// UART_FIFO
module UART_FIFO(
    input clk,
    input reset,
    input [7:0] data_in,
    input data_valid,
    output [7:0] data_out
    );
Settings: LEC_CHECK=0, CAP_MARGIN=15, CORE_ASPECT_RATIO=0.51, CORE_MARGIN=2, CORE_UTILIZATION=37, CTS_CLUSTER_SIZE=49, HOLD_SLACK_MARGIN=-0.1, MAX_ROUTING_LAYER=met4, MIN_ROUTING_LAYER=met2, PLACE_DENSITY_LB_ADDON=0.05, SETUP_SLACK_MARGIN=1.26, SLEW_MARGIN=5; clock period 20.0 ns.
run.sh (not shown) runs the stock make flow with config.mk's settings and CLKGATE_MAP_FILE=.
The baseline completed and failed the layout checks on DRC.
Rerun with:
- CAP_MARGIN: 15 -> 20
- CORE_ASPECT_RATIO: 0.51 -> not set
- CORE_UTILIZATION: 37 -> 40
- CTS_CLUSTER_SIZE: 49 -> 88
- HOLD_SLACK_MARGIN: -0.1 -> not set
- MIN_ROUTING_LAYER: met2 -> not set
- PLACE_DENSITY_LB_ADDON: 0.05 -> not set
- SETUP_SLACK_MARGIN: 1.26 -> not set
- SLEW_MARGIN: 5 -> 20
What happened: This time the run finished with timing, DRC and antenna clean. Synthesized area is unchanged. Maximum frequency goes up by about 1.4%. Final area barely changes. Combinational power goes down by about 7%. Via count goes down by about 27%. Die area goes down by about 8%. Register-to-register slack gets better by 410 ps. Clock-buffer cell count goes up by 3. Hold slack stays flat. Clock power goes up by 2.7%.
Rerun with:
- CORE_UTILIZATION: 40 -> 66
- CTS_CLUSTER_SIZE: 88 -> not set
- MAX_ROUTING_LAYER: met4 -> not set
- clock period: 20.0 -> 6.19 ns (I/O delays scaled with it)
=> The new run passed the timing, design-rule and antenna checks. Synthesized area does not change. Combinational power rose to 3.3 times its value. Clock-buffer cell count rose by 8. Non-clock buffer count rose by 2. Core utilization rose by 28 points. Cell area fell by 1.5%. Sequential power rose to 3.3 times its value. Clock power rose to 3.2 times its value. Worst setup slack got worse by 11000 ps. Global-route usage rose by 10 points.
Rerun with:
- CORE_UTILIZATION: 66 -> 72
- PLACE_DENSITY_LB_ADDON: not set -> 0.0
- SETUP_SLACK_MARGIN: not set -> 1.02
- clock period: 6.19 -> 3.43 ns (I/O delays scaled with it)
Combinational power grows by 98%.
Non-clock buffer count grows by 28.
Global-route usage grows by 3.2 points.
Final area grows by 2.7%.
Fmax grows by 25%.
Cell count shrinks by 1.3%.
Clock-buffer cell count shrinks by 10.
Hold slack degrades by 100 ps.
Utilization grows by 9.5 points.
Setup slack degrades by 2200 ps.
Synthesized cell count does not change.

oak:
UART_FIFO again, from the RTL that the note above started with.
Settings: LEC_CHECK=0, ABC_AREA=1, CAP_MARGIN=20, CORE_ASPECT_RATIO=0.89, CORE_MARGIN=2, CORE_UTILIZATION=72, CTS_CLUSTER_DIAMETER=95, CTS_CLUSTER_SIZE=15, GPL_ROUTABILITY_DRIVEN=0, GPL_TIMING_DRIVEN=1, PLACE_DENSITY_LB_ADDON=0.05, SETUP_SLACK_MARGIN=0.64, SLEW_MARGIN=20; clock period 9.6 ns.
Changes in cedar relative to oak:
# oak
export LEC_CHECK = 0
export ABC_AREA = 1
export CAP_MARGIN = 20
export CORE_ASPECT_RATIO = 0.89
export CORE_MARGIN = 2
export CORE_UTILIZATION = 72
export CTS_CLUSTER_DIAMETER = 95
export CTS_CLUSTER_SIZE = 15
export GPL_ROUTABILITY_DRIVEN = 0
export GPL_TIMING_DRIVEN = 1
export PLACE_DENSITY_LB_ADDON = 0.05
export SETUP_SLACK_MARGIN = 0.64
export SLEW_MARGIN = 20
create_clock -name core_clock -period 9.6 [get_ports {clk}]
# cedar
export LEC_CHECK = 0
export ABC_AREA = 1
export CAP_MARGIN = 20
export CORE_MARGIN = 2
export CORE_UTILIZATION = 72
export CTS_CLUSTER_SIZE = 72
export GPL_ROUTABILITY_DRIVEN = 0
export SETUP_SLACK_MARGIN = 1.01
export SLEW_MARGIN = 20
create_clock -name core_clock -period 3.43 [get_ports {clk}]
Findings:
Compared cedar vs oak, and setup slack is down in cedar. Going from oak to cedar, the post-synthesis to final-layout area growth was found to have gone up by 5.2 points. Utilization after layout ends up lower on oak.
Power figures rest on the tool's default switching activity, not on a simulated workload.
